Setup of wip/raven:
## pixel_sort_asc
module pixel_sort_asc (
	 input clk, reset, soft_rst,
	 input enable, 
	 input      [15:0] Pixel_in1, Pixel_in2, Pixel_in3, Pixel_in4 , Pixel_in5 , Pixel_in6, Pixel_in7, Pixel_in8,
	 output reg [15:0] Pixel_out1, Pixel_out2, Pixel_out3, Pixel_out4 , Pixel_out5 , Pixel_out6, Pixel_out7, Pixel_out8,    output reg valid_out
);
integer i, j;
reg [15:0] array [1:8]; 
reg [15:0] temp;
reg [15:0] in1, in2, in3, in4, in5, in6, in7, in8;
always @(posedge clk)
 begin
 if (reset)
     begin
	  in1 <= 0;
	  in2 <= 0; 
	  in3 <= 0; 
	  in4 <=	0;
	  in5 <=	0; 
	  in6 <=	0; 
	  in7 <=	0; 
	  in8 <=	0; 
	  valid_out <= 0; 
		 Pixel_out1 <= 0;
		 Pixel_out2 <= 0;
		 Pixel_out3 <= 0;
		 Pixel_out4 <= 0;
		 Pixel_out5 <= 0;
		 Pixel_out6 <= 0;
		 Pixel_out7 <= 0;
		 Pixel_out8 <= 0; 
	  end 
	  else if(soft_rst)
		 begin 
	    in1 <=  0;
		 in2 <=  0; 
	    in3 <=  0; 
	    in4 <=	0;
	    in5 <=	0; 
	    in6 <=	0; 
	    in7 <=	0; 
	    in8 <=	0; 
	    valid_out <= 0; 
		 Pixel_out1 <= 0;
		 Pixel_out2 <= 0;
  ...
Size: about 130 flip-flops, about 260 I/O pins, roughly 23000 sq um of cells after synthesis.
==> flow/config.mk <==
export PLATFORM = sky130hd
export DESIGN_NAME = pixel_sort_asc
export DESIGN_NICKNAME = pixel_sort_asc
export VERILOG_FILES = /design/flow/design.v
export SDC_FILE = /design/flow/constraint.sdc
export NUM_CORES = 4
export LEC_CHECK = 0
export ABC_AREA = 1
export CAP_MARGIN = 20
export CORE_MARGIN = 2
export CORE_UTILIZATION = 72
export CTS_CLUSTER_SIZE = 76
export PLACE_DENSITY = 0.38
export SETUP_SLACK_MARGIN = 2.2
export SLEW_MARGIN = 20
==> flow/constraint.sdc <==
create_clock -name core_clock -period 16.6 [get_ports {clk}]
set_input_delay 3.3200 -clock core_clock [delete_from_list [all_inputs] [get_ports {clk}]]
set_output_delay 3.3200 -clock core_clock [all_outputs]
set_load 0.01 [all_outputs]
run.sh (not shown) runs the stock make flow with config.mk's settings and CLKGATE_MAP_FILE=.
Seen in the log of wip/raven: DPL-0038 during detailed placement, after which the run never completed.
#### Input delta (wip/tundra over wip/raven)
Settings: CTS_CLUSTER_SIZE changed from 76 to 72; SETUP_SLACK_MARGIN changed from 2.2 to 4.93; CTS_CLUSTER_DIAMETER newly set to 397.
==> comparison <==
The flow ended early for wip/tundra: it failed with a tool error in detailed placement.
From wip/tundra to wip/raven, number of I/O port buffers did not move at all.
Re floorplan die width: no difference whatsoever between wip/raven and wip/tundra.
wip/tundra -> wip/raven: portion of the post-synthesis area used by sequential elements flat
As far as number of standard cells after synthesis goes, wip/raven and wip/tundra are indistinguishable; the numbers are identical.
Fraction of the mapped netlist area in simple logic gates: wip/tundra vs wip/raven identical
Comparing wip/raven against wip/tundra, there is no change at all in area after synthesis.
Edits applied to the flow inputs when going from wip/tundra to wip/quartz:
Settings: changing SETUP_SLACK_MARGIN from 4.93 to -1.53; removing CTS_CLUSTER_DIAMETER (formerly 397); removing ABC_AREA (formerly 1); removing CTS_CLUSTER_SIZE (formerly 72); removing PLACE_DENSITY (formerly 0.38); changing CORE_UTILIZATION from 72 to 58; changing the clock period (ns, I/O delays scaled along) from 16.6 to 26.6.
==> comparison <==
- What ended wip/quartz was a tool error in global routing; the run never finished.
- Against wip/tundra, wip/quartz comes in 15% higher on mean instance size in the synthesized netlist.
- Summary of wip/quartz over wip/tundra: chip area line of the yosys report rose about 5%; count of mapped cells out of synthesis fell 365; number of rows created at floorplan rose 9; full die area rose about 30%; overall die width rose about 14%.
- On wip/quartz: basic-gate share of the synthesized area counting and, or, nand and nor cells is 11 points lower than what wip/tundra gave.
The following lists how wip/cedar was set up differently from wip/quartz:
Settings: a change of CORE_UTILIZATION from 58 to 52; a change of SETUP_SLACK_MARGIN from -1.53 to 1.0; a change of the clock period (ns, I/O delays scaled along) from 26.6 to 18.3.
Findings:
- wip/cedar did not finish: a tool error stopped it during global routing.
- Diff wip/quartz -> wip/cedar | post-cts gate resize count | up by more than 100%
- Re area of the placeable core: wip/quartz was lower than wip/cedar.
- Note that the die size recorded for wip/cedar amounts to 1.11 times the value seen in wip/quartz.
